===== flow/config.mk =====
export PLATFORM = sky130hd
export DESIGN_NAME = alu
export DESIGN_NICKNAME = alu
export VERILOG_FILES = /design/flow/design.v
export SDC_FILE = /design/flow/constraint.sdc
export NUM_CORES = 4
export LEC_CHECK = 0
export ABC_AREA = 1
export CAP_MARGIN = 20
export CELL_PAD_IN_SITES_DETAIL_PLACEMENT = 1
export CELL_PAD_IN_SITES_GLOBAL_PLACEMENT = 2
export CORE_ASPECT_RATIO = 1.63
export CORE_MARGIN = 5
export CORE_UTILIZATION = 65
export CTS_CLUSTER_DIAMETER = 144
export GPL_TIMING_DRIVEN = 0
export MAX_ROUTING_LAYER = met4
export MIN_ROUTING_LAYER = met1
export PLACE_DENSITY_LB_ADDON = 0.25
export SLEW_MARGIN = 40
export TNS_END_PERCENT = 35

===== flow/constraint.sdc =====
create_clock -name core_clock -period 6.55 [get_ports {i_clk}]
set_input_delay 1.3100 -clock core_clock [delete_from_list [all_inputs] [get_ports {i_clk}]]
set_output_delay 1.3100 -clock core_clock [all_outputs]
set_load 0.01 [all_outputs]

===== flow/run.sh =====
#!/bin/bash
# the make line also repeats each setting of config.mk as NAME=value (left out here)
make -C /OpenROAD-flow-scripts/flow DESIGN_CONFIG=/design/flow/config.mk WORK_HOME=/design/flow/orfs CLKGATE_MAP_FILE= finish

===== flow/design.v =====
module alu #(
	parameter DATA_WIDTH = 32,
	parameter INST_WIDTH = 4
)(
	input                   i_clk,
	input                   i_rst_n,
	input  [DATA_WIDTH-1:0] i_data_a,
	input  [DATA_WIDTH-1:0] i_data_b,
	input  [INST_WIDTH-1:0] i_inst,
	input                   i_valid,
	output [DATA_WIDTH-1:0] o_data,
	output                  o_overflow,
	output                  o_valid
);
	reg [DATA_WIDTH - 1:0] o_data_r, o_data_w;
	reg o_overflow_r, o_overflow_w;
	reg o_valid_r, o_valid_w;
	reg [2 * DATA_WIDTH - 1:0] o_mul_temp;
	integer i;
	assign o_data = o_data_r;
	assign o_overflow = o_overflow_r;
	assign o_valid = o_valid_r;
	always @(*) begin
		if (i_valid) begin
			case (i_inst)
				4'd0: begin
					o_data_w = i_data_a + i_data_b;
					if (i_data_a[DATA_WIDTH - 1] && i_data_b[DATA_WIDTH - 1] && ~o_data_w[DATA_WIDTH - 1]) begin
						o_overflow_w = 1;
					end
					else if (~i_data_a[DATA_WIDTH - 1] && ~i_data_b[DATA_WIDTH - 1] && o_data_w[DATA_WIDTH - 1]) begin
						o_overflow_w = 1;
					end
					else begin
						o_overflow_w = 0;
					end
					o_valid_w = 1;
				end
				4'd1: begin
					o_data_w = i_data_a - i_data_b;
					if (~i_data_a[DATA_WIDTH - 1] && i_data_b[DATA_WIDTH - 1] && o_data_w[DATA_WIDTH - 1]) begin
						o_overflow_w = 1;
					end
					else if (i_data_a[DATA_WIDTH - 1] && ~i_data_b[DATA_WIDTH - 1] && ~o_data_w[DATA_WIDTH - 1]) begin
						o_overflow_w = 1;
					end
					else begin
						o_overflow_w = 0;
					end
					o_valid_w = 1;
				end
				4'd2: begin
					o_data_w = i_data_a * i_data_b;
					if ((i_data_a[DATA_WIDTH - 1] == i_data_b[DATA_WIDTH - 1]) && o_data_w[DATA_WIDTH - 1]) begin
						o_overflow_w = 1;
					end
					else if ((i_data_a[DATA_WIDTH - 1] != i_data_b[DATA_WIDTH - 1]) && ~o_data_w[DATA_WIDTH - 1]) begin
						o_overflow_w = 1;
					end
					else begin
						o_overflow_w = 0;
					end
					o_valid_w = 1;
				end
				4'd3: begin
					if (~i_data_a[DATA_WIDTH - 1] && i_data_b[DATA_WIDTH - 1]) begin
						o_data_w = i_data_a;
					end
					else if (i_data_a[DATA_WIDTH - 1] && ~i_data_b[DATA_WIDTH - 1]) begin
						o_data_w = i_data_b;
					end
					else if (i_data_a > i_data_b) begin
						o_data_w = i_data_a;
					end
					else begin
						o_data_w = i_data_b;
					end
					o_overflow_w = 0;
					o_valid_w = 1;
				end
				4'd4: begin
					if (~i_data_a[DATA_WIDTH - 1] && i_data_b[DATA_WIDTH - 1]) begin
						o_data_w = i_data_b;
					end
					else if (i_data_a[DATA_WIDTH - 1] && ~i_data_b[DATA_WIDTH - 1]) begin
						o_data_w = i_data_a;
					end
					else if (i_data_a < i_data_b) begin
						o_data_w = i_data_a;
					end
					else begin
						o_data_w = i_data_b;
					end
					o_overflow_w = 0;
					o_valid_w = 1;
				end
				4'd5: begin
					{o_overflow_w, o_data_w} = i_data_a + i_data_b;
					o_valid_w = 1;
				end
				4'd6: begin
					o_data_w = i_data_a - i_data_b;
					if (i_data_a < i_data_b) begin
						o_overflow_w = 1;
					end
					else begin
						o_overflow_w = 0;
					end
					o_valid_w = 1;
				end
				4'd7: begin
					o_mul_temp = i_data_a * i_data_b;
					o_overflow_w = 0;
					for (i = DATA_WIDTH; i < 2 * DATA_WIDTH; i = i + 1) begin
						if (o_mul_temp[i]) begin
							o_overflow_w = 1;
						end
					end
					o_data_w = o_mul_temp[DATA_WIDTH - 1:0];
					o_valid_w = 1;
				end
				4'd8: begin
					if (i_data_a > i_data_b) begin
						o_data_w = i_data_a;
					end
					else begin
						o_data_w = i_data_b;
					end
					o_overflow_w = 0;
					o_valid_w = 1;
				end
				4'd9: begin
					if (i_data_a < i_data_b) begin
						o_data_w = i_data_a;
					end
					else begin
						o_data_w = i_data_b;
					end
					o_overflow_w = 0;
					o_valid_w = 1;
				end
				4'd10: begin
					o_data_w = i_data_a & i_data_b;
					o_overflow_w = 0;
					o_valid_w = 1;
				end
				4'd11: begin
					o_data_w = i_data_a | i_data_b;
					o_overflow_w = 0;
					o_valid_w = 1;
				end
				4'd12: begin
					o_data_w = (i_data_a & ~i_data_b) | (~i_data_a & i_data_b);
					o_overflow_w = 0;
					o_valid_w = 1;
				end
				4'd13: begin
					o_data_w = ~i_data_a;
					o_overflow_w = 0;
					o_valid_w = 1;
				end
				4'd14: begin
					for (i = 0; i < DATA_WIDTH; i = i + 1) begin
						o_data_w[i] = i_data_a[DATA_WIDTH - 1 - i];
					end
					o_overflow_w = 0;
					o_valid_w = 1;
				end
				default: begin
					o_overflow_w = 0;
					o_data_w = 0;
					o_valid_w = 1;
				end
			endcase
		end
		else begin
			o_overflow_w = 0;
			o_data_w = 0;
			o_valid_w = 0;
		end
	end
	always @(posedge i_clk or negedge i_rst_n) begin
		if (~i_rst_n) begin
			o_data_r <= 0;
			o_overflow_r <= 0;
			o_valid_r <= 0;
		end
		else begin
			o_data_r <= o_data_w;
			o_overflow_r <= o_overflow_w;
			o_valid_r <= o_valid_w;
		end
	end
endmodule

==> flow_summary_export.csv, run 1 <==
group,metric,value,unit
synthesis,synthAoiAreaFrac,9.21,%
synthesis,edf_count,0,
synthesis,logic_family,"adder cells",
synthesis,synthDistinctLibCells,62,
synthesis,avgSynthCellArea,6.80,µm²
floorplanning,num_rows,124,
synthesis,top_cell_area_share,39.2,%
synthesis,area_leaders,"fa_1 (39%), inv_1 (17%), nand2_1 (14%), ha_1 (9.8%), a21oi_1 (3.2%)",
floorplanning,chipArea,76200,µm²
synthesis,synth.net_count,8081,
synthesis,yosysWarnings,1,
synthesis,largest_area_cell,"fa_1",
synthesis,syn_area,45900,µm²
synthesis,synthMuxAreaShare,0,%
synthesis,most_common_cell,"inv_1",
floorplanning,die-width,218,µm
status,status,"aborted with a tool error",
synthesis,synthesis.instances,6751,
floorplanning,fp_util,65.5,%
synthesis,simple_gate_share,19.7,%
synthesis,ys_seq_share,1.85,%
synthesis,synthArstFlopShare,100,%
synthesis,xor_area_share,0.267,%
synthesis,ys_cells,6751,
status,stop_stage,"global placement without I/O (3_1_place_gp_skip_io)",
floorplanning,core-area,70100,µm²
floorplanning,fp.dieH,349,µm
synthesis,ys_ff,34,
synthesis,ys.flop_type,"dfrtp_1",
status,firstError,"[ERROR FLW-0024] Place density exceeds 1.0 (current PLACE_DENSITY_LB_ADDON =  0.25). Please check if the value of  PLACE_DENSITY_LB_ADDON is between 0 and 0.99.",
synthesis,ys_sh_adder,49.0,%
synthesis,yosys-top-cells-count,"inv_1 (2057), nand2_1 (1703), fa_1 (898)",
synthesis,ys_chip_area,45900,µm²
==> run 2: changes to the inputs <==
- ABC_AREA: 1 -> not set
- CAP_MARGIN: 20 -> 10
- CELL_PAD_IN_SITES_DETAIL_PLACEMENT: 1 -> not set
- CELL_PAD_IN_SITES_GLOBAL_PLACEMENT: 2 -> not set
- CORE_ASPECT_RATIO: 1.63 -> not set
- CORE_MARGIN: 5 -> 2
- CORE_UTILIZATION: 65 -> 51
- CTS_CLUSTER_DIAMETER: 144 -> 337
- CTS_CLUSTER_SIZE: not set -> 100
- GPL_TIMING_DRIVEN: 0 -> not set
- MAX_ROUTING_LAYER: met4 -> not set
- MIN_ROUTING_LAYER: met1 -> not set
- PLACE_DENSITY: not set -> 0.87
- PLACE_DENSITY_LB_ADDON: 0.25 -> not set
- SLEW_MARGIN: 40 -> 20
- TNS_END_PERCENT: 35 -> 20
- clock period: 6.55 -> 12.0 ns (I/O delays scaled with it)
==> run 2 against run 1 <==
Now clean on timing, DRC and antenna. Synthesized cell count fell by 27%. Die size rose by 6.1%. Synthesized area fell by 13%.
==> flow_summary_export.csv, run 2 <==
group,metric,value,unit
status,status,"timing/DRC/antenna clean",
run,warnings,92,
critical_path,crit_path_end_kind,"flop",
routing,drt-total-wl,159000,µm
floorplanning,num_rows,102,
global_route,overflow,0,
layout,fin_nets,6301,
synthesis,synth.net_count,6291,
synthesis,ys.flop_type,"dfrtp_1",
synthesis,yosysWarnings,1,
clock_network,htree_levels,2,
synthesis,simple_gate_share,15.3,%
floorplanning,chipArea,80900,µm²
synthesis,synthDistinctLibCells,79,
global_route,grt_max_degree,35,
timing,period_minus_slack,11670,ps
layout,syn2layout_area_growth,7.78,%
global_route,grt_pass1_vias,40000,
synthesis,syn_area,40100,µm²
timing,maxSlewHeadroom,10.9,%
global_route,track_usage,39.6,%
critical_path,crit_start,"i_data_a[20]",
floorplanning,fp.dieH,284,µm
critical_path,crit_top_cell,"fa_1",
synthesis,synthArstFlopShare,100,%
place,place_congestion,1.07,
timing,hold_slack,2530,ps
place,portBuffers,104,
timing,worst_slew_pin_slew,1340,ps
timing,fin_ws,325,ps
floorplanning,core-area,77600,µm²
timing,setup_viol,0,
timing,setup_tns,0,ps
place,post-dp-hpwl,127000,µm
clock_network,numCtsBuffers,5,
critical_path,worst-path-stages,28,
routing,drtPass1Iterations,8,
clock_network,cts_tree,"done",
routing,drc,0,
routing,first_iter_violations,4615,
synthesis,area_leaders,"fa_1 (45%), ha_1 (11%), inv_1 (9.1%), nor2_1 (8.7%), nand2_1 (3.7%)",
synthesis,ys_ff,34,
critical_path,worstPathArrival,11830,ps
critical_path,crit_type,"input port to flop",
synthesis,edf_count,0,
global_route,grt_pass1_wl,241000,µm
synthesis,logic_family,"adder cells",
place,pre_cts_slack,238,ps
timing,finalHoldViolCount,0,
layout,fillers,7030,
clock_network,clk_pin_slew_worst_paths,60,ps
synthesis,top_cell_area_share,44.8,%
run,max-cap-violations,0,
floorplanning,io_pins,105,
synthesis,synthMuxAreaShare,0.256,%
clock_network,clockRootBuffer,"clkbuf_16",
synthesis,ys_sh_adder,56.1,%
clock_network,ctsHoldBuffers,0,
synthesis,yosys-top-cells-count,"inv_1 (967), nor2_1 (929), fa_1 (898)",
critical_path,max_stage_delay,590,ps
synthesis,largest_area_cell,"fa_1",
floorplanning,die-width,284,µm
synthesis,ys_chip_area,40100,µm²
synthesis,ys_seq_share,2.12,%
routing,wl_per_cell,26.4,µm
global_route,antenna_found_initial,10,
critical_path,worstSetupStartpointType,"input port",
clock_network,cts_max_path_buffers,2,
synthesis,synthAoiAreaFrac,12.5,%
synthesis,synthesis.instances,4961,
critical_path,crit_family,"adder cells",
timing,fin_crit_sh,97.3,%
critical_path,crit_path_end,"o_overflow_r",
routing,antenna_left,0,
synthesis,most_common_cell,"inv_1",
timing,maxSlewViolCount,0,
critical_path,crit_slowest_cell,"fa_1",
synthesis,avgSynthCellArea,8.08,µm²
routing,num_vias,37600,
clock_network,cts_sinks,34,
timing,rsz0062_at_grt,"false",
timing,clock.fmax,85.7,MHz
min_path,hold_path_class,"input port to asynchronous set/reset pin",
critical_path,path_max_fanout,19,
floorplanning,fp_util,51.7,%
routing,viasPerCell,6.25,
critical_path,worstPathBufferInverterCount,5,
synthesis,ys_cells,4961,
critical_path,cp_data_required_time,12150,ps
synthesis,xor_area_share,1.38,%
run 2: cell type report:
type	instances	area [µm²]	area share, %
diodes	7	17.5	0.0405
clock buffers	5	125	0.289
clock inverters	3	68.8	0.159
inverters	994	3730	8.63
multi-input cells	3615	34300	79.5
flip-flops and latches	34	851	1.97
well taps	1040	1300	3.01
repair buffers	321	2780	6.44
run 2: timing repair:
action                     in CTS  in global routing
setup endpoints to repair       0                  1
gates resized                   0                  1
setup buffers                   0                  0
run 2: metal layers:
layer,up-vias,part of all wire (%),global-route usage (%)
li1,15400,-,-
met1,18600,35,49.3
met2,2793,44,60.4
met3,766,13,9.64
met4,14,9.0,28.5
met5,-,0.095,0
run 2: per-stage QoR:
step	utilization, %	std cells	instance area (µm²)
floorplan	-	4961	40100
global placement	55.4	6004	43000
detailed placement	55.4	6004	43000
CTS	55.7	6012	43200
global route	55.7	6012	43200
finish	55.7	6019	43200
==> run 3: changes to the inputs <==
- ABC_AREA: not set -> 1
- CAP_MARGIN: 10 -> 20
- CORE_UTILIZATION: 51 -> 69
- CTS_CLUSTER_DIAMETER: 337 -> 375
- CTS_CLUSTER_SIZE: 100 -> 97
- PLACE_DENSITY: 0.87 -> 0.42
- TNS_END_PERCENT: 20 -> not set
- clock period: 12.0 -> 6.07 ns (I/O delays scaled with it)
==> run 3 against run 2 <==
The run now fails in global routing (5_1_grt). Die size down 15%. Synthesized area rose by 14%. Synthesized cell count is 36% higher.
==> flow_summary_export.csv, run 3 <==
group,metric,value,unit
status,status,"aborted with a tool error",
status,stop_stage,"global routing (5_1_grt)",
status,firstError,"[ERROR GRT-0116] Global routing finished with congestion. Check the congestion regions in the DRC Viewer.",
place,portBuffers,104,
synthesis,syn_area,45900,µm²
global_route,overflow,748,
clock_network,cts_sinks,34,
floorplanning,fp.dieH,262,µm
synthesis,yosysWarnings,1,
synthesis,xor_area_share,0.267,%
synthesis,ys_ff,34,
synthesis,synthesis.instances,6751,
synthesis,ys_seq_share,1.85,%
synthesis,top_cell_area_share,39.2,%
synthesis,ys_chip_area,45900,µm²
synthesis,edf_count,0,
clock_network,clockRootBuffer,"clkbuf_16",
place,post-dp-hpwl,163000,µm
floorplanning,fp_util,69.7,%
synthesis,synth.net_count,8081,
synthesis,ys.flop_type,"dfrtp_1",
clock_network,cts_max_path_buffers,2,
synthesis,synthAoiAreaFrac,9.21,%
synthesis,logic_family,"adder cells",
synthesis,ys_cells,6751,
synthesis,largest_area_cell,"fa_1",
clock_network,numCtsBuffers,5,
floorplanning,chipArea,68600,µm²
floorplanning,die-width,262,µm
synthesis,yosys-top-cells-count,"inv_1 (2057), nand2_1 (1703), fa_1 (898)",
global_route,track_usage,88.4,%
clock_network,htree_levels,2,
synthesis,ys_sh_adder,49.0,%
place,pre_cts_slack,-2620,ps
synthesis,avgSynthCellArea,6.80,µm²
floorplanning,core-area,65900,µm²
synthesis,most_common_cell,"inv_1",
floorplanning,num_rows,94,
synthesis,synthArstFlopShare,100,%
place,place_congestion,1.15,
synthesis,synthMuxAreaShare,0,%
synthesis,synthDistinctLibCells,62,
synthesis,simple_gate_share,19.7,%
synthesis,area_leaders,"fa_1 (39%), inv_1 (17%), nand2_1 (14%), ha_1 (9.8%), a21oi_1 (3.2%)",
floorplanning,io_pins,105,
-- run 3: metal layers --
| metal | global-route usage, % | overflow |
|---|---|---|
| met1 | 87.5 | 79 |
| met2 | 99.3 | 371 |
| met3 | 80.4 | 70 |
| met4 | 87.1 | 216 |
| met5 | 60.0 | 12 |
-- run 3: timing repair --
action | in CTS
setup endpoints to repair | 27
hold endpoints to repair | 0
gates resized | 672
pin swaps | 313
cloned | 23
buffers inserted | 106
hold buffers | 0
-- run 3: stage by stage --
stage	hold slack, ps	cell area (µm²)	instances
2_1_floorplan	918	47200	6751
3_3_place_gp	1390	52300	7995
4_1_cts	1080	55800	8130
3_5_place_dp	1400	52300	7995
==> run 4: changes to the inputs <==
- ABC_AREA: 1 -> not set
- CELL_PAD_IN_SITES_GLOBAL_PLACEMENT: not set -> 0
- CORE_MARGIN: 2 -> 7
- CORE_UTILIZATION: 69 -> 67
- CTS_CLUSTER_DIAMETER: 375 -> 33
- CTS_CLUSTER_SIZE: 97 -> 95
- GPL_TIMING_DRIVEN: not set -> 1
- PLACE_DENSITY: 0.42 -> not set
- SETUP_SLACK_MARGIN: not set -> -0.61
- SLEW_MARGIN: 20 -> 5
- TNS_END_PERCENT: not set -> 25
- clock period: 6.07 -> 8.29 ns (I/O delays scaled with it)
==> run 4 against run 3 <==
The flow again stops in global routing (5_1_grt). Synthesized cell count down 27%. Synthesized area is 13% lower. Die size decreased by 2.5%.
==> flow_summary_export.csv, run 4 <==
group,metric,value,unit
place,pre_cts_slack,-2000,ps
synthesis,ys.flop_type,"dfrtp_1",
synthesis,largest_area_cell,"fa_1",
clock_network,clockRootBuffer,"clkbuf_16",
synthesis,synth.net_count,6291,
global_route,overflow,74,
synthesis,synthesis.instances,4961,
floorplanning,io_pins,105,
synthesis,ys_ff,34,
place,place_area,48100,µm²
synthesis,synthArstFlopShare,100,%
status,stop_stage,"global routing (5_1_grt)",
synthesis,top_cell_area_share,44.8,%
synthesis,synthAoiAreaFrac,12.5,%
clock_network,htree_levels,2,
synthesis,simple_gate_share,15.3,%
synthesis,logic_family,"adder cells",
synthesis,xor_area_share,1.38,%
synthesis,ys_chip_area,40100,µm²
clock_network,cts_max_path_buffers,2,
floorplanning,chipArea,66900,µm²
clock_network,numCtsBuffers,5,
floorplanning,die-width,259,µm
place,place_congestion,1.15,
synthesis,synthMuxAreaShare,0.256,%
global_route,track_usage,65.4,%
floorplanning,fp.dieH,259,µm
synthesis,most_common_cell,"inv_1",
synthesis,ys_sh_adder,56.1,%
clock_network,ctsHoldBuffers,0,
clock_network,cts_sinks,34,
synthesis,ys_cells,4961,
place,portBuffers,104,
synthesis,yosysWarnings,1,
synthesis,ys_seq_share,2.12,%
status,firstError,"[ERROR GRT-0232] Routing congestion too high. Check the congestion heatmap in the GUI.",
status,status,"aborted with a tool error",
floorplanning,fp_util,67.8,%
synthesis,yosys-top-cells-count,"inv_1 (967), nor2_1 (929), fa_1 (898)",
synthesis,edf_count,0,
place,post-dp-hpwl,146000,µm
floorplanning,core-area,59100,µm²
floorplanning,num_rows,89,
synthesis,area_leaders,"fa_1 (45%), ha_1 (11%), inv_1 (9.1%), nor2_1 (8.7%), nand2_1 (3.7%)",
synthesis,avgSynthCellArea,8.08,µm²
synthesis,syn_area,40100,µm²
synthesis,synthDistinctLibCells,79,
[run 4: per-layer routing]
layer,global-route usage [%],GRT overflow
met5,18.1,0
met4,63.2,31
met3,44.4,1
met2,85.1,41
met1,67.2,1
[run 4: repair_timing]
action                     4_1_cts
setup endpoints to repair       11
pin swaps                       18
resized                        100
setup buffers                   11
gates cloned                     1
hold endpoints to repair         0
[run 4: metrics by stage]
stage	hold WS (ps)	instances
floorplan	1360	4961
global placement	2080	6279
detailed placement	2120	6279
CTS	1840	6299
==> run 5: changes to the inputs <==
- ABC_AREA: not set -> 1
- CELL_PAD_IN_SITES_GLOBAL_PLACEMENT: 0 -> not set
- CORE_MARGIN: 7 -> 2
- CORE_UTILIZATION: 67 -> 72
- CTS_CLUSTER_DIAMETER: 33 -> 375
- CTS_CLUSTER_SIZE: 95 -> 97
- GPL_TIMING_DRIVEN: 1 -> not set
- HOLD_SLACK_MARGIN: not set -> 0.29
- PLACE_DENSITY: not set -> 0.42
- SETUP_SLACK_MARGIN: -0.61 -> -0.85
- SLEW_MARGIN: 5 -> 20
- TNS_END_PERCENT: 25 -> not set
- clock period: 8.29 -> 8.59 ns (I/O delays scaled with it)
==> run 5 against run 4 <==
Now fails the layout checks on setup timing. Synthesized cell count grew 36%. Die size shrank 1.6%. Synthesized area grew 14%.
==> flow_summary_export.csv, run 5 <==
group,metric,value,unit
status,status,"failed layout checks",
status,so.violations,"setup timing",
critical_path,worstPathArrival,9580,ps
synthesis,ys_ff,34,
critical_path,crit_family,"adder cells",
place,place_congestion,1.19,
critical_path,path_max_fanout,17,
timing,period_minus_slack,9380,ps
synthesis,synthDistinctLibCells,62,
clock_network,numCtsBuffers,5,
clock_network,ctsResizeCount,0,
routing,drt-total-wl,197000,µm
critical_path,worstPathBufferInverterCount,6,
synthesis,synthArstFlopShare,100,%
timing,maxSlewHeadroom,20.3,%
routing,viasPerCell,6.26,
synthesis,most_common_cell,"inv_1",
synthesis,yosys-top-cells-count,"inv_1 (2057), nand2_1 (1703), fa_1 (898)",
synthesis,ys_sh_adder,49.0,%
layout,fillers,3656,
synthesis,simple_gate_share,19.7,%
synthesis,top_cell_area_share,39.2,%
synthesis,synthAoiAreaFrac,9.21,%
floorplanning,io_pins,105,
critical_path,worst-path-stages,26,
synthesis,synthesis.instances,6751,
timing,setup_tns,-8770,ps
global_route,grt_max_degree,54,
timing,setup_viol,19,
timing,worst_slew_pin_slew,1190,ps
synthesis,xor_area_share,0.267,%
layout,fin_util,81.8,%
synthesis,largest_area_cell,"fa_1",
run,max-cap-violations,0,
run,warnings,97,
synthesis,ys_seq_share,1.85,%
synthesis,synth.net_count,8081,
critical_path,crit_start,"i_data_b[9]",
routing,antenna_left,0,
floorplanning,chipArea,65800,µm²
critical_path,crit_path_end,"o_data_r[28]",
routing,num_vias,49500,
critical_path,crit_top_cell,"fa_1",
synthesis,syn_area,45900,µm²
clock_network,cts_tree,"done",
timing,fin_crit_sh,109,%
synthesis,yosysWarnings,1,
clock_network,htree_levels,2,
clock_network,cts_sinks,34,
synthesis,avgSynthCellArea,6.80,µm²
synthesis,ys.flop_type,"dfrtp_1",
synthesis,logic_family,"adder cells",
layout,syn2layout_area_growth,12.3,%
place,portBuffers,104,
timing,clock.fmax,107,MHz
routing,wl_per_cell,24.9,µm
clock_network,post_cts_buffers,0,
timing,finalHoldViolCount,0,
place,post-dp-hpwl,156000,µm
floorplanning,fp.dieH,257,µm
synthesis,area_leaders,"fa_1 (39%), inv_1 (17%), nand2_1 (14%), ha_1 (9.8%), a21oi_1 (3.2%)",
floorplanning,num_rows,92,
clock_network,clk_pin_slew_worst_paths,70,ps
synthesis,ys_cells,6751,
clock_network,cts_max_path_buffers,2,
routing,first_iter_violations,8424,
critical_path,crit_path_end_kind,"flop",
critical_path,crit_type,"input port to flop",
critical_path,worstSetupStartpointType,"input port",
layout,fin_nets,8374,
clock_network,clockRootBuffer,"clkbuf_16",
critical_path,max_stage_delay,660,ps
floorplanning,die-width,257,µm
global_route,overflow,0,
synthesis,ys_chip_area,45900,µm²
place,pre_cts_slack,-699,ps
synthesis,synthMuxAreaShare,0,%
timing,fin_ws,-788,ps
layout,fin_cells,7909,
clock_network,ctsHoldBuffers,0,
global_route,grt_pass1_wl,294000,µm
critical_path,cp_data_required_time,8790,ps
place,dp_cells,7883,
global_route,grt_pass1_vias,51600,
synthesis,edf_count,0,
min_path,hold_path_class,"input port to asynchronous set/reset pin",
critical_path,crit_slowest_cell,"clkdlybuf4s50_1",
global_route,track_usage,59.7,%
floorplanning,fp_util,72.8,%
timing,maxSlewViolCount,0,
floorplanning,core-area,63100,µm²
global_route,antenna_found_initial,18,
routing,drtPass1Iterations,21,
routing,drc,0,
[run 5: routing by layer]
layer  wire [µm]  vias to the layer above  global-route usage [%]
met3       33500                     1996                    26.1
met2       78800                     5100                    83.9
li1            -                    20100                       -
met5         113                        -                  0.0731
met1       59200                    22400                    67.5
met4       25200                        4                    56.6
[run 5: area by class of cell]
cell class	count	area [µm²]	area share (%)
diodes	18	45.0	0.0873
clock buffers	6	139	0.269
clock inverters	2	12.5	0.0243
inverters	2073	7780	15.1
multi-input cells	4293	35900	69.6
flip-flops and latches	34	851	1.65
well taps	846	1060	2.05
repair buffers	637	5790	11.2
[run 5: stage by stage]
step	cell area, µm²	hold WS [ps]
global route	51600	1590
CTS	51500	1560
detailed placement	51400	1880
floorplan	45900	1420
finish	51600	1540
global placement	51400	1870
==> run 6: changes to the inputs <==
- ABC_AREA: 1 -> not set
- CAP_MARGIN: 20 -> 40
- CELL_PAD_IN_SITES_GLOBAL_PLACEMENT: not set -> 0
- CORE_MARGIN: 2 -> 5
- CORE_UTILIZATION: 72 -> 64
- CTS_CLUSTER_DIAMETER: 375 -> 196
- CTS_CLUSTER_SIZE: 97 -> 95
- GPL_TIMING_DRIVEN: not set -> 0
- HOLD_SLACK_MARGIN: 0.29 -> -0.08
- PLACE_DENSITY: 0.42 -> not set
- PLACE_DENSITY_LB_ADDON: not set -> 0.23
- SETUP_SLACK_MARGIN: -0.85 -> not set
- SLEW_MARGIN: 20 -> 5
- TNS_END_PERCENT: not set -> 25
- clock period: 8.59 -> 12.9 ns (I/O delays scaled with it)
==> run 6 against run 5 <==
Still fails the layout checks on setup timing. Global-route usage down 5.3 points. Final cell count shrank 24%. Via count decreased by 17%. Die size increased by 3.0%. Highest routed layer unchanged. Non-clock buffer count decreased by 117. Final area shrank 15%. Hold slack improved by 830 ps. Synthesized cell count down 27%. Setup slack better by 460 ps. Sequential cell count stayed put.
==> flow_summary_export.csv, run 6 <==
group,metric,value,unit
min_path,hold_path_class,"input port to asynchronous set/reset pin",
routing,drtPass1Iterations,17,
place,dp_cells,5992,
critical_path,crit_family,"adder cells",
layout,combGateArea,34300,µm²
synthesis,area_leaders,"fa_1 (45%), ha_1 (11%), inv_1 (9.1%), nor2_1 (8.7%), nand2_1 (3.7%)",
critical_path,worstSetupStartpointType,"input port",
floorplanning,core-area,61900,µm²
synthesis,synth.net_count,6291,
timing,worst_slew_pin_slew,1150,ps
layout,fin_cells,6025,
place,place_congestion,1.21,
routing,top_layer_used,"met5",
layout,fin_util,70.6,%
critical_path,path_max_fanout,10,
floorplanning,fp_util,64.8,%
synthesis,yosys-top-cells-count,"inv_1 (967), nor2_1 (929), fa_1 (898)",
global_route,antenna_found_initial,18,
clock_network,clockRootBuffer,"clkbuf_16",
synthesis,synthArstFlopShare,100,%
clock_network,cts_max_path_buffers,2,
synthesis,synthDistinctLibCells,79,
floorplanning,num_rows,91,
timing,setup_viol,1,
timing,maxSlewHeadroom,23.6,%
timing,setup_tns,-331,ps
clock_network,cts_sinks,34,
clock_network,ctsHoldBuffers,0,
run,warnings,92,
critical_path,worstPathArrival,13370,ps
run,max-cap-violations,0,
floorplanning,die-width,260,µm
synthesis,logic_family,"adder cells",
synthesis,syn_area,40100,µm²
timing,finalHoldViolCount,0,
clock_network,numCtsBuffers,5,
synthesis,synthMuxAreaShare,0.256,%
global_route,grt_pass1_vias,40900,
synthesis,ys_sh_adder,56.1,%
timing,period_minus_slack,13230,ps
synthesis,ys_chip_area,40100,µm²
layout,register_area,851,µm²
place,portBuffers,103,
place,post-dp-hpwl,151000,µm
status,so.violations,"setup timing",
floorplanning,io_pins,105,
clock_network,cts_tree,"done",
synthesis,simple_gate_share,15.3,%
clock_network,clk_pin_slew_worst_paths,50,ps
timing,fin_ws,-331,ps
critical_path,crit_path_end_kind,"flop",
critical_path,max_stage_delay,870,ps
synthesis,ys_seq_share,2.12,%
critical_path,crit_start,"i_data_a[24]",
routing,wl_met2,71200,µm
global_route,grt_max_degree,35,
synthesis,ys_ff,34,
global_route,track_usage,54.4,%
synthesis,most_common_cell,"inv_1",
routing,drt-total-wl,184000,µm
layout,fillers,5180,
routing,wl_met3,32200,µm
routing,drc,0,
synthesis,top_cell_area_share,44.8,%
critical_path,crit_path_end,"o_overflow_r",
timing,maxSlewViolCount,0,
routing,antenna_left,0,
global_route,grt_pass1_wl,266000,µm
synthesis,edf_count,0,
routing,num_vias,40900,
clock_network,htree_levels,2,
layout,fin_nets,6500,
critical_path,cp_data_required_time,13040,ps
critical_path,worst-path-stages,30,
synthesis,ys.flop_type,"dfrtp_1",
synthesis,ys_cells,4961,
layout,syn2layout_area_growth,9.09,%
floorplanning,chipArea,67800,µm²
routing,wl_met1,55400,µm
critical_path,crit_top_cell,"fa_1",
synthesis,xor_area_share,1.38,%
synthesis,synthesis.instances,4961,
timing,hold_slack,2370,ps
routing,first_iter_violations,6719,
routing,wl_per_cell,30.5,µm
synthesis,avgSynthCellArea,8.08,µm²
routing,viasPerCell,6.78,
critical_path,crit_slowest_cell,"clkdlybuf4s50_1",
global_route,overflow,0,
critical_path,worstPathBufferInverterCount,8,
synthesis,synthAoiAreaFrac,12.5,%
timing,clock.fmax,75.6,MHz
status,status,"failed layout checks",
synthesis,yosysWarnings,1,
floorplanning,fp.dieH,260,µm
critical_path,crit_type,"input port to flop",
timing,fin_crit_sh,103,%
synthesis,largest_area_cell,"fa_1",
-- run 6: final cells by class --
cell class,count,area share (%)
diodes,17,0.0972
plain buffers,311,2.82
clock buffers,6,0.317
clock inverters,2,0.0286
inverters,994,8.61
multi-input cells,3615,78.5
flip-flops and latches,34,1.94
well taps,837,2.39
repair buffers,209,5.32
-- run 6: repair_timing --
action                     in CTS  in global routing
gates cloned                    0                  0
buffers inserted                0                  7
gates resized                  12                 62
pin swaps                       0                  1
setup endpoints to repair       1                  1
-- run 6: metrics by stage --
stage	area [µm²]	worst slack (ps)
final	43800	-331
after global routing	43700	-1.75
after detailed placement	43300	-815
after global placement	42200	-1060
after floorplan	40100	2350
after CTS	43500	38.1
-- run 6: routing by layer --
metal,track usage [%],vias to the layer above
met1,61.5,19500
met3,28.6,1476
met5,5.63,-
met4,46.3,24
li1,-,15900
met2,74.7,3978
==> run 7: changes to the inputs <==
- CAP_MARGIN: 40 -> 20
- CELL_PAD_IN_SITES_GLOBAL_PLACEMENT: 0 -> not set
- CORE_MARGIN: 5 -> 2
- CORE_UTILIZATION: 64 -> 68
- CTS_CLUSTER_DIAMETER: 196 -> 362
- CTS_CLUSTER_SIZE: 95 -> 41
- GPL_TIMING_DRIVEN: 0 -> not set
- HOLD_SLACK_MARGIN: -0.08 -> not set
- MAX_ROUTING_LAYER: not set -> met4
- PLACE_DENSITY: not set -> 0.67
- PLACE_DENSITY_LB_ADDON: 0.23 -> not set
- SETUP_SLACK_MARGIN: not set -> -0.35
- SLEW_MARGIN: 5 -> 20
- TNS_END_PERCENT: 25 -> 40
- clock period: 12.9 -> 6.47 ns (I/O delays scaled with it)
==> run 7 against run 6 <==
Synthesized area stayed put. The flow now stops in global routing (5_1_grt). Die size is 10% lower. Synthesized cell count stayed put.
==> flow_summary_export.csv, run 7 <==
group,metric,value,unit
synthesis,ys.flop_type,"dfrtp_1",
place,dp_cells,6310,
synthesis,synthDistinctLibCells,79,
place,portBuffers,104,
synthesis,avgSynthCellArea,8.08,µm²
synthesis,top_cell_area_share,44.8,%
global_route,track_usage,74.6,%
floorplanning,fp_util,68.3,%
synthesis,edf_count,0,
synthesis,xor_area_share,1.38,%
global_route,overflow,175,
place,pre_cts_slack,-3530,ps
synthesis,yosys-top-cells-count,"inv_1 (967), nor2_1 (929), fa_1 (898)",
clock_network,cts_max_path_buffers,2,
status,firstError,"[ERROR GRT-0116] Global routing finished with congestion. Check the congestion regions in the DRC Viewer.",
place,post-dp-hpwl,146000,µm
clock_network,ctsHoldBuffers,0,
floorplanning,io_pins,105,
floorplanning,fp.dieH,247,µm
synthesis,logic_family,"adder cells",
synthesis,syn_area,40100,µm²
synthesis,ys_sh_adder,56.1,%
clock_network,cts_sinks,34,
synthesis,most_common_cell,"inv_1",
clock_network,numCtsBuffers,5,
place,place_congestion,1.13,
clock_network,clockRootBuffer,"clkbuf_16",
synthesis,synth.net_count,6291,
clock_network,htree_levels,2,
synthesis,synthAoiAreaFrac,12.5,%
floorplanning,die-width,247,µm
synthesis,yosysWarnings,1,
synthesis,ys_chip_area,40100,µm²
status,stop_stage,"global routing (5_1_grt)",
synthesis,synthMuxAreaShare,0.256,%
synthesis,synthArstFlopShare,100,%
synthesis,ys_cells,4961,
synthesis,largest_area_cell,"fa_1",
synthesis,ys_seq_share,2.12,%
synthesis,simple_gate_share,15.3,%
floorplanning,core-area,58700,µm²
synthesis,ys_ff,34,
status,status,"aborted with a tool error",
synthesis,area_leaders,"fa_1 (45%), ha_1 (11%), inv_1 (9.1%), nor2_1 (8.7%), nand2_1 (3.7%)",
synthesis,synthesis.instances,4961,
floorplanning,num_rows,89,
floorplanning,chipArea,60900,µm²
run 7: routing by layer:
layer | track usage [%] | overflow
met5 | - | -
met3 | 51.8 | 4
met2 | 92.3 | 115
met4 | 72.1 | 54
met1 | 75.4 | 2
run 7: timing repair:
action | CTS
gates resized | 395
buffers inserted | 49
pin swaps | 83
endpoints found under the setup margin | 24
gates cloned | 3
run 7: per-stage QoR:
stage / area (µm²) / util [%]
floorplan: 41000 / -
detailed placement: 48200 / 82.1
CTS: 49700 / 84.6
global placement: 48200 / 82.1
==> run 8: changes to the inputs <==
- CORE_UTILIZATION: 68 -> 65
- CTS_CLUSTER_DIAMETER: 362 -> not set
- CTS_CLUSTER_SIZE: 41 -> not set
- PLACE_DENSITY: 0.67 -> not set
- SETUP_SLACK_MARGIN: -0.35 -> not set
- TNS_END_PERCENT: 40 -> not set
- clock period: 6.47 -> 8.2 ns (I/O delays scaled with it)
==> run 8 against run 7 <==
The run again fails in global routing (5_1_grt). Die size increased by 4.5%. Synthesized cell count stayed put. Synthesized area is the same.
==> flow_summary_export.csv, run 8 <==
group,metric,value,unit
synthesis,syn_area,40100,µm²
synthesis,logic_family,"adder cells",
synthesis,yosys-top-cells-count,"inv_1 (967), nor2_1 (929), fa_1 (898)",
floorplanning,fp_util,65.4,%
clock_network,cts_sinks,34,
status,firstError,"[ERROR GRT-0116] Global routing finished with congestion. Check the congestion regions in the DRC Viewer.",
synthesis,ys_chip_area,40100,µm²
clock_network,cts_max_path_buffers,2,
synthesis,xor_area_share,1.38,%
status,status,"aborted with a tool error",
global_route,track_usage,73.3,%
synthesis,area_leaders,"fa_1 (45%), ha_1 (11%), inv_1 (9.1%), nor2_1 (8.7%), nand2_1 (3.7%)",
synthesis,largest_area_cell,"fa_1",
clock_network,clockRootBuffer,"clkbuf_16",
synthesis,simple_gate_share,15.3,%
synthesis,synthDistinctLibCells,79,
synthesis,ys.flop_type,"dfrtp_1",
synthesis,top_cell_area_share,44.8,%
synthesis,synthAoiAreaFrac,12.5,%
synthesis,ys_sh_adder,56.1,%
synthesis,synth.net_count,6291,
synthesis,synthMuxAreaShare,0.256,%
synthesis,ys_seq_share,2.12,%
synthesis,ys_ff,34,
floorplanning,num_rows,91,
place,portBuffers,104,
clock_network,numCtsBuffers,5,
floorplanning,fp.dieH,252,µm
place,place_area,48200,µm²
synthesis,ys_cells,4961,
clock_network,ctsHoldBuffers,0,
global_route,overflow,28,
floorplanning,core-area,61400,µm²
floorplanning,chipArea,63700,µm²
floorplanning,io_pins,105,
place,pre_cts_slack,-2100,ps
synthesis,most_common_cell,"inv_1",
place,place_congestion,1.18,
synthesis,yosysWarnings,1,
place,post-dp-hpwl,142000,µm
clock_network,htree_levels,2,
synthesis,avgSynthCellArea,8.08,µm²
floorplanning,die-width,252,µm
status,stop_stage,"global routing (5_1_grt)",
synthesis,edf_count,0,
synthesis,synthesis.instances,4961,
synthesis,synthArstFlopShare,100,%
-- run 8: repair_timing --
item,CTS
endpoints found under the setup margin,20
resized,557
pin swaps,138
setup buffers,108
cloned,9
-- run 8: stage by stage --
step / hold WS, ps / instances / utilization [%] / setup TNS, ps
4_1_cts: 1780 / 6432 / 82.9 / -5860
3_5_place_dp: 2080 / 6314 / 78.5 / -24560
3_3_place_gp: 2060 / 6314 / 78.5 / -22260
2_1_floorplan: 1340 / 4961 / - / -727
-- run 8: layer usage --
| metal | GRT overflow | GRT usage, % |
|---|---|---|
| met5 | - | - |
| met4 | 14 | 68.1 |
| met3 | 0 | 53.7 |
| met2 | 14 | 90.0 |
| met1 | 0 | 73.7 |
==> run 9: changes to the inputs <==
- CELL_PAD_IN_SITES_GLOBAL_PLACEMENT: not set -> 1
- CORE_MARGIN: 2 -> 3
- CORE_UTILIZATION: 65 -> 56
- CTS_CLUSTER_DIAMETER: not set -> 33
- CTS_CLUSTER_SIZE: not set -> 95
- GPL_TIMING_DRIVEN: not set -> 1
- MAX_ROUTING_LAYER: met4 -> not set
- PLACE_DENSITY_LB_ADDON: not set -> 0.23
- SETUP_SLACK_MARGIN: not set -> -0.61
- SLEW_MARGIN: 20 -> 5
- TNS_END_PERCENT: not set -> 25
- clock period: 8.2 -> 10.9 ns (I/O delays scaled with it)
==> run 9 against run 8 <==
Synthesized cell count unchanged. The layout now fails its checks (setup timing). Synthesized area unchanged. Die size increased by 18%.
==> flow_summary_export.csv, run 9 <==
group,metric,value,unit
floorplanning,num_rows,97,
synthesis,logic_family,"adder cells",
routing,wl_per_cell,26.4,µm
global_route,overflow,0,
clock_network,ctsResizeCount,0,
synthesis,top_cell_area_share,44.8,%
routing,drc,0,
critical_path,path_max_fanout,11,
synthesis,synthesis.instances,4961,
global_route,grt_pass1_wl,244000,µm
timing,period_minus_slack,11210,ps
timing,fin_ws,-308,ps
clock_network,cts_tree,"done",
synthesis,syn_area,40100,µm²
critical_path,worst-path-stages,28,
synthesis,area_leaders,"fa_1 (45%), ha_1 (11%), inv_1 (9.1%), nor2_1 (8.7%), nand2_1 (3.7%)",
place,post-dp-hpwl,133000,µm
synthesis,xor_area_share,1.38,%
global_route,antenna_found_initial,6,
floorplanning,io_pins,105,
synthesis,synthAoiAreaFrac,12.5,%
synthesis,synthArstFlopShare,100,%
clock_network,htree_levels,2,
clock_network,post_cts_buffers,0,
timing,clock.fmax,89.2,MHz
place,place_area,45300,µm²
run,warnings,92,
critical_path,crit_type,"input port to flop",
run,max-cap-violations,0,
clock_network,ctsHoldBuffers,0,
critical_path,crit_path_end,"o_overflow_r",
critical_path,max_stage_delay,610,ps
status,so.violations,"setup timing",
critical_path,worstSetupStartpointType,"input port",
timing,setup_viol,1,
synthesis,avgSynthCellArea,8.08,µm²
synthesis,synthMuxAreaShare,0.256,%
routing,drt-total-wl,162000,µm
floorplanning,fp.dieH,274,µm
synthesis,largest_area_cell,"fa_1",
timing,worst_slew_pin_slew,1060,ps
synthesis,ys.flop_type,"dfrtp_1",
critical_path,worstPathArrival,11360,ps
status,status,"failed layout checks",
global_route,grt_pass1_vias,39300,
routing,viasPerCell,6.16,
clock_network,clk_pin_slew_worst_paths,60,ps
layout,finalInstanceArea,45500,µm²
layout,fin_nets,6535,
critical_path,crit_path_end_kind,"flop",
timing,maxSlewHeadroom,28.5,%
synthesis,most_common_cell,"inv_1",
floorplanning,chipArea,74900,µm²
critical_path,crit_slowest_cell,"clkdlybuf4s50_1",
global_route,grt_max_degree,63,
floorplanning,core-area,70500,µm²
routing,num_vias,37900,
synthesis,ys_seq_share,2.12,%
critical_path,crit_start,"i_data_a[21]",
timing,maxSlewViolCount,0,
floorplanning,die-width,274,µm
timing,hold_slack,1970,ps
critical_path,crit_top_cell,"fa_1",
routing,antenna_left,0,
synthesis,ys_chip_area,40100,µm²
critical_path,cp_data_required_time,11050,ps
place,place_congestion,1.11,
synthesis,synth.net_count,6291,
synthesis,yosys-top-cells-count,"inv_1 (967), nor2_1 (929), fa_1 (898)",
min_path,hold_path_class,"input port to asynchronous set/reset pin",
synthesis,yosysWarnings,1,
critical_path,worstPathBufferInverterCount,5,
floorplanning,fp_util,56.9,%
layout,syn2layout_area_growth,13.4,%
synthesis,synthDistinctLibCells,79,
synthesis,ys_sh_adder,56.1,%
synthesis,simple_gate_share,15.3,%
global_route,track_usage,44.0,%
timing,fin_crit_sh,103,%
clock_network,clockRootBuffer,"clkbuf_16",
place,pre_cts_slack,-380,ps
clock_network,cts_max_path_buffers,2,
clock_network,cts_sinks,34,
clock_network,numCtsBuffers,5,
synthesis,edf_count,0,
synthesis,ys_cells,4961,
routing,first_iter_violations,3788,
synthesis,ys_ff,34,
routing,drtPass1Iterations,7,
critical_path,crit_family,"adder cells",
timing,finalHoldViolCount,0,
place,portBuffers,104,
[run 9: area by class of cell]
class / instances / area [µm²]
inverters: 994 / 3730
clock inverters: 3 / 68.8
fillers: 6143 / 25000
clock buffers: 5 / 125
multi-input cells: 3615 / 34300
diodes: 4 / 10.0
flip-flops and latches: 34 / 851
repair buffers: 555 / 5160
well taps: 940 / 1180
[run 9: layer usage]
layer | global-route usage [%] | vias up | wire (µm)
met4 | 29.4 | 4 | 14100
met2 | 69.6 | 2429 | 72800
li1 | - | 15900 | -
met3 | 8.84 | 611 | 17400
met5 | 0 | - | 27
met1 | 54.8 | 18900 | 57800
[run 9: metrics by stage]
step / TNS (ps) / utilization [%] / instances
after detailed placement: -380 / 64.2 / 6138
after global routing: -581 / 64.5 / 6148
after global placement: -409 / 64.2 / 6138
after floorplan: 0 / - / 4961
after CTS: -93.9 / 64.5 / 6146
final: -308 / 64.5 / 6150
==> run 10: changes to the inputs <==
- ABC_AREA: not set -> 1
- CELL_PAD_IN_SITES_DETAIL_PLACEMENT: not set -> 1
- CELL_PAD_IN_SITES_GLOBAL_PLACEMENT: 1 -> 3
- CORE_ASPECT_RATIO: not set -> 1.58
- CORE_MARGIN: 3 -> 7
- CORE_UTILIZATION: 56 -> 47
- CTS_CLUSTER_DIAMETER: 33 -> not set
- CTS_CLUSTER_SIZE: 95 -> not set
- GPL_ROUTABILITY_DRIVEN: not set -> 1
- GPL_TIMING_DRIVEN: 1 -> 0
- HOLD_SLACK_MARGIN: not set -> 0.05
- PLACE_DENSITY_LB_ADDON: 0.23 -> not set
- SETUP_SLACK_MARGIN: -0.61 -> 2.44
- SLEW_MARGIN: 5 -> 20
- TNS_END_PERCENT: 25 -> not set
- clock period: 10.9 -> 12.0 ns (I/O delays scaled with it)
==> run 10 against run 9 <==
Synthesized cell count is 36% higher. Die size is 43% higher. The flow now stops in global placement without I/O (3_1_place_gp_skip_io). Synthesized area is 14% higher.
==> flow_summary_export.csv, run 10 <==
group,metric,value,unit
floorplanning,die-width,263,µm
floorplanning,chipArea,107000,µm²
synthesis,avgSynthCellArea,6.80,µm²
synthesis,ys_chip_area,45900,µm²
synthesis,xor_area_share,0.267,%
floorplanning,num_rows,144,
floorplanning,fp.dieH,407,µm
status,firstError,"[ERROR GPL-0301] Utilization 108.388 % exceeds 100%.",
synthesis,synthAoiAreaFrac,9.21,%
synthesis,yosysWarnings,1,
floorplanning,fp_util,47.3,%
synthesis,ys_seq_share,1.85,%
synthesis,area_leaders,"fa_1 (39%), inv_1 (17%), nand2_1 (14%), ha_1 (9.8%), a21oi_1 (3.2%)",
synthesis,simple_gate_share,19.7,%
synthesis,edf_count,0,
synthesis,synthesis.instances,6751,
synthesis,yosys-top-cells-count,"inv_1 (2057), nand2_1 (1703), fa_1 (898)",
synthesis,ys_ff,34,
synthesis,synth.net_count,8081,
synthesis,ys.flop_type,"dfrtp_1",
synthesis,ys_cells,6751,
floorplanning,core-area,97100,µm²
synthesis,synthArstFlopShare,100,%
synthesis,largest_area_cell,"fa_1",
synthesis,logic_family,"adder cells",
synthesis,synthDistinctLibCells,62,
synthesis,most_common_cell,"inv_1",
synthesis,top_cell_area_share,39.2,%
status,status,"aborted with a tool error",
status,stop_stage,"global placement without I/O (3_1_place_gp_skip_io)",
synthesis,ys_sh_adder,49.0,%
synthesis,synthMuxAreaShare,0,%
synthesis,syn_area,45900,µm²
==> run 11: changes to the inputs <==
- ABC_AREA: 1 -> not set
- CELL_PAD_IN_SITES_DETAIL_PLACEMENT: 1 -> not set
- CELL_PAD_IN_SITES_GLOBAL_PLACEMENT: 3 -> not set
- CORE_ASPECT_RATIO: 1.58 -> not set
- CORE_MARGIN: 7 -> 2
- CORE_UTILIZATION: 47 -> 59
- GPL_ROUTABILITY_DRIVEN: 1 -> not set
- GPL_TIMING_DRIVEN: 0 -> not set
- HOLD_SLACK_MARGIN: 0.05 -> not set
- SETUP_SLACK_MARGIN: 2.44 -> 2.36
- clock period: 12.0 -> 8.8 ns (I/O delays scaled with it)
==> run 11 against run 10 <==
Now fails the layout checks on setup timing. Die size shrank 34%. Synthesized area shrank 13%. Synthesized cell count shrank 27%.
==> flow_summary_export.csv, run 11 <==
group,metric,value,unit
layout,combGateArea,36800,µm²
critical_path,crit_path_end,"o_overflow_r",
global_route,track_usage,54.5,%
critical_path,crit_top_cell,"fa_1",
routing,drtPass1Iterations,14,
timing,maxSlewHeadroom,18.6,%
critical_path,worst-path-stages,32,
timing,worst_slew_pin_slew,1210,ps
synthesis,ys_cells,4961,
layout,fillers,4215,
global_route,overflow,0,
synthesis,synthesis.instances,4961,
status,so.violations,"setup timing",
synthesis,ys.flop_type,"dfrtp_1",
place,portBuffers,104,
floorplanning,die-width,265,µm
global_route,grt_pass1_wl,278000,µm
synthesis,logic_family,"adder cells",
routing,viasPerCell,6.64,
routing,first_iter_violations,6572,
timing,period_minus_slack,9730,ps
timing,setup_viol,14,
status,status,"failed layout checks",
clock_network,numCtsBuffers,5,
clock_network,cts_tree,"done",
synthesis,yosysWarnings,1,
min_path,hold_path_class,"input port to asynchronous set/reset pin",
global_route,grt_max_degree,48,
synthesis,xor_area_share,1.38,%
run,max-cap-violations,0,
layout,register_area,851,µm²
critical_path,max_stage_delay,590,ps
critical_path,crit_slowest_cell,"fa_1",
synthesis,synthMuxAreaShare,0.256,%
floorplanning,fp.dieH,265,µm
synthesis,synthArstFlopShare,100,%
floorplanning,chipArea,70100,µm²
layout,syn2layout_area_growth,32.5,%
synthesis,synthDistinctLibCells,79,
critical_path,cp_data_required_time,8960,ps
critical_path,crit_start,"i_data_a[10]",
critical_path,crit_path_end_kind,"flop",
clock_network,ctsHoldBuffers,0,
layout,finalInstanceArea,53200,µm²
floorplanning,core-area,67300,µm²
synthesis,largest_area_cell,"fa_1",
critical_path,worstSetupStartpointType,"input port",
synthesis,syn_area,40100,µm²
synthesis,edf_count,0,
synthesis,yosys-top-cells-count,"inv_1 (967), nor2_1 (929), fa_1 (898)",
layout,fin_nets,7024,
clock_network,cts_max_path_buffers,2,
synthesis,simple_gate_share,15.3,%
synthesis,synthAoiAreaFrac,12.5,%
synthesis,ys_seq_share,2.12,%
global_route,grt_pass1_vias,44200,
critical_path,crit_type,"input port to flop",
timing,finalHoldViolCount,0,
place,post-dp-hpwl,143000,µm
critical_path,path_max_fanout,5,
critical_path,worstPathArrival,9890,ps
clock_network,htree_levels,2,
synthesis,most_common_cell,"inv_1",
timing,rsz0062_at_grt,"true",
clock_network,clockRootBuffer,"clkbuf_16",
routing,drt-total-wl,203000,µm
timing,fin_ws,-934,ps
clock_network,cts_sinks,34,
synthesis,synth.net_count,6291,
floorplanning,io_pins,105,
timing,fin_crit_sh,111,%
run,warnings,97,
floorplanning,fp_util,59.6,%
place,place_area,48700,µm²
synthesis,avgSynthCellArea,8.08,µm²
synthesis,ys_ff,34,
critical_path,worstPathBufferInverterCount,10,
routing,drc,0,
timing,clock.fmax,103,MHz
floorplanning,num_rows,95,
synthesis,top_cell_area_share,44.8,%
routing,num_vias,43800,
place,place_congestion,1.08,
routing,antenna_left,0,
critical_path,crit_family,"adder cells",
synthesis,ys_chip_area,40100,µm²
timing,maxSlewViolCount,0,
clock_network,clk_pin_slew_worst_paths,50,ps
routing,wl_per_cell,30.8,µm
timing,setup_tns,-3880,ps
synthesis,ys_sh_adder,56.1,%
global_route,antenna_found_initial,32,
synthesis,area_leaders,"fa_1 (45%), ha_1 (11%), inv_1 (9.1%), nor2_1 (8.7%), nand2_1 (3.7%)",
-- run 11: per-layer routing --
layer	vias up	part of all wire [%]	track usage, %
met3	1797	16	22.9
met2	4104	39	78.3
met5	-	0.34	0.554
met4	40	14	52.5
met1	20900	30	60.7
li1	16900	-	-
-- run 11: area by class of cell --
cell class	count	area share, %
multi-input combinational	3615	69.3
timing repair buffer	1041	19.3
inverter	994	7.37
tap	873	2.06
sequential	34	1.60
clock buffer	6	0.261
antenna	22	0.104
timing repair inverter	3	0.0494
clock inverter	2	0.0235
-- run 11: timing repair --
item	4_1_cts	5_1_grt
gates cloned	14	0
pin swaps	191	80
resized	710	156
setup endpoints to repair	33	31
buffers inserted	107	30
-- run 11: per-stage QoR --
step                cells  hold WS [ps]  utilization, %  setup WS, ps
global placement     6409          2180            72.4         -1700
detailed placement   6409          2200            72.4         -1720
finish               6590          1900            79.0          -934
global route         6577          1960            79.0         -1030
floorplan            4961          1460               -          -223
CTS                  6538          1900            77.6          -693
==> run 12: changes to the inputs <==
- CELL_PAD_IN_SITES_DETAIL_PLACEMENT: not set -> 1
- CELL_PAD_IN_SITES_GLOBAL_PLACEMENT: not set -> 0
- CORE_ASPECT_RATIO: not set -> 1.13
- CORE_UTILIZATION: 59 -> 47
- MAX_ROUTING_LAYER: not set -> met4
- MIN_ROUTING_LAYER: not set -> met2
- PLACE_DENSITY: not set -> 0.75
- SETUP_SLACK_MARGIN: 2.36 -> 0.89
- clock period: 8.8 -> 7.67 ns (I/O delays scaled with it)
==> run 12 against run 11 <==
The flow now stops in global routing (5_1_grt). Synthesized cell count unchanged. Die size increased by 25%. Synthesized area is the same.
==> flow_summary_export.csv, run 12 <==
group,metric,value,unit
status,status,"aborted with a tool error",
status,stop_stage,"global routing (5_1_grt)",
status,firstError,"[ERROR GRT-0116] Global routing finished with congestion. Check the congestion regions in the DRC Viewer.",
synthesis,yosys-top-cells-count,"inv_1 (967), nor2_1 (929), fa_1 (898)",
synthesis,edf_count,0,
place,place_congestion,1.26,
synthesis,ys_sh_adder,56.1,%
synthesis,synthArstFlopShare,100,%
synthesis,synthMuxAreaShare,0.256,%
floorplanning,die-width,279,µm
synthesis,most_common_cell,"inv_1",
floorplanning,io_pins,105,
clock_network,htree_levels,2,
global_route,overflow,2511,
clock_network,cts_sinks,34,
global_route,track_usage,100,%
place,portBuffers,104,
synthesis,synthesis.instances,4961,
synthesis,syn_area,40100,µm²
synthesis,ys_ff,34,
synthesis,ys_chip_area,40100,µm²
place,post-dp-hpwl,197000,µm
clock_network,cts_max_path_buffers,2,
synthesis,ys_seq_share,2.12,%
floorplanning,fp.dieH,315,µm
clock_network,clockRootBuffer,"clkbuf_16",
synthesis,yosysWarnings,1,
synthesis,avgSynthCellArea,8.08,µm²
synthesis,largest_area_cell,"fa_1",
synthesis,ys_cells,4961,
synthesis,synth.net_count,6291,
clock_network,numCtsBuffers,5,
synthesis,ys.flop_type,"dfrtp_1",
floorplanning,num_rows,113,
synthesis,logic_family,"adder cells",
floorplanning,chipArea,87700,µm²
floorplanning,fp_util,47.6,%
floorplanning,core-area,84300,µm²
synthesis,simple_gate_share,15.3,%
synthesis,xor_area_share,1.38,%
synthesis,area_leaders,"fa_1 (45%), ha_1 (11%), inv_1 (9.1%), nor2_1 (8.7%), nand2_1 (3.7%)",
synthesis,top_cell_area_share,44.8,%
synthesis,synthAoiAreaFrac,12.5,%
synthesis,synthDistinctLibCells,79,
run 12: repair_timing:
item / CTS
cloned: 3
endpoints found under the setup margin: 26
setup buffers: 87
hold buffers: 0
pin swaps: 189
resized: 703
run 12: routing by layer:
layer | GRT usage [%] | GRT overflow
met3 | 106 | 1446
met4 | 92.7 | 427
met1 | - | -
met2 | 99.4 | 638
met5 | - | -
run 12: stage by stage:
stage                     utilization, %  area (µm²)  setup WS (ps)  instances  hold slack [ps]
after CTS                           61.5       51800          -2190       6748             1690
after detailed placement            58.0       48900          -3520       6651             1980
after global placement              58.0       48900          -2880       6651             1950
after floorplan                        -       41200          -1130       4961             1240
==> run 13: changes to the inputs <==
- CELL_PAD_IN_SITES_DETAIL_PLACEMENT: 1 -> not set
- CELL_PAD_IN_SITES_GLOBAL_PLACEMENT: 0 -> not set
- CORE_ASPECT_RATIO: 1.13 -> not set
- CORE_UTILIZATION: 47 -> 69
- CTS_CLUSTER_DIAMETER: not set -> 375
- CTS_CLUSTER_SIZE: not set -> 97
- MAX_ROUTING_LAYER: met4 -> not set
- MIN_ROUTING_LAYER: met2 -> not set
- PLACE_DENSITY: 0.75 -> 0.42
- SETUP_SLACK_MARGIN: 0.89 -> not set
- TNS_END_PERCENT: not set -> 5
- clock period: 7.67 -> 7.48 ns (I/O delays scaled with it)
==> run 13 against run 12 <==
The run again fails in global routing (5_1_grt). Synthesized area stayed put. Synthesized cell count stayed put. Die size decreased by 31%.
==> flow_summary_export.csv, run 13 <==
group,metric,value,unit
synthesis,area_leaders,"fa_1 (45%), ha_1 (11%), inv_1 (9.1%), nor2_1 (8.7%), nand2_1 (3.7%)",
global_route,track_usage,68.6,%
floorplanning,num_rows,88,
synthesis,synthDistinctLibCells,79,
synthesis,edf_count,0,
synthesis,synthMuxAreaShare,0.256,%
synthesis,top_cell_area_share,44.8,%
clock_network,htree_levels,2,
synthesis,xor_area_share,1.38,%
synthesis,logic_family,"adder cells",
clock_network,numCtsBuffers,5,
synthesis,synthesis.instances,4961,
synthesis,simple_gate_share,15.3,%
synthesis,ys_cells,4961,
floorplanning,fp.dieH,245,µm
floorplanning,die-width,245,µm
global_route,overflow,84,
floorplanning,core-area,57600,µm²
place,post-dp-hpwl,142000,µm
floorplanning,chipArea,60100,µm²
clock_network,clockRootBuffer,"clkbuf_16",
place,place_congestion,1.18,
synthesis,ys_chip_area,40100,µm²
place,portBuffers,104,
place,pre_cts_slack,-2710,ps
clock_network,cts_sinks,34,
status,status,"aborted with a tool error",
synthesis,synthAoiAreaFrac,12.5,%
floorplanning,io_pins,105,
synthesis,syn_area,40100,µm²
synthesis,ys_sh_adder,56.1,%
synthesis,avgSynthCellArea,8.08,µm²
synthesis,ys_ff,34,
place,dp_cells,6250,
synthesis,yosys-top-cells-count,"inv_1 (967), nor2_1 (929), fa_1 (898)",
status,stop_stage,"global routing (5_1_grt)",
clock_network,cts_max_path_buffers,2,
synthesis,ys_seq_share,2.12,%
synthesis,ys.flop_type,"dfrtp_1",
floorplanning,fp_util,69.6,%
synthesis,synth.net_count,6291,
status,firstError,"[ERROR GRT-0116] Global routing finished with congestion. Check the congestion regions in the DRC Viewer.",
synthesis,most_common_cell,"inv_1",
synthesis,largest_area_cell,"fa_1",
synthesis,yosysWarnings,1,
synthesis,synthArstFlopShare,100,%
[run 13: timing repair]
action / 4_1_cts
endpoints found under the setup margin: 23
gates resized: 250
hold buffers: 0
pin swaps: 63
gates cloned: 1
endpoints found under the hold margin: 0
buffers inserted: 40
[run 13: per-layer routing]
layer,overflow,GRT usage (%)
met4,40,68.5
met1,0,72.0
met3,2,43.8
met5,0,6.62
met2,42,90.2
[run 13: metrics by stage]
stage | instance area [µm²] | setup TNS, ps | hold WS (ps)
2_1_floorplan | 41000 | -5900 | 1200
4_1_cts | 49000 | -19220 | 1630
3_5_place_dp | 47800 | -35760 | 1930
3_3_place_gp | 47800 | -33370 | 1920
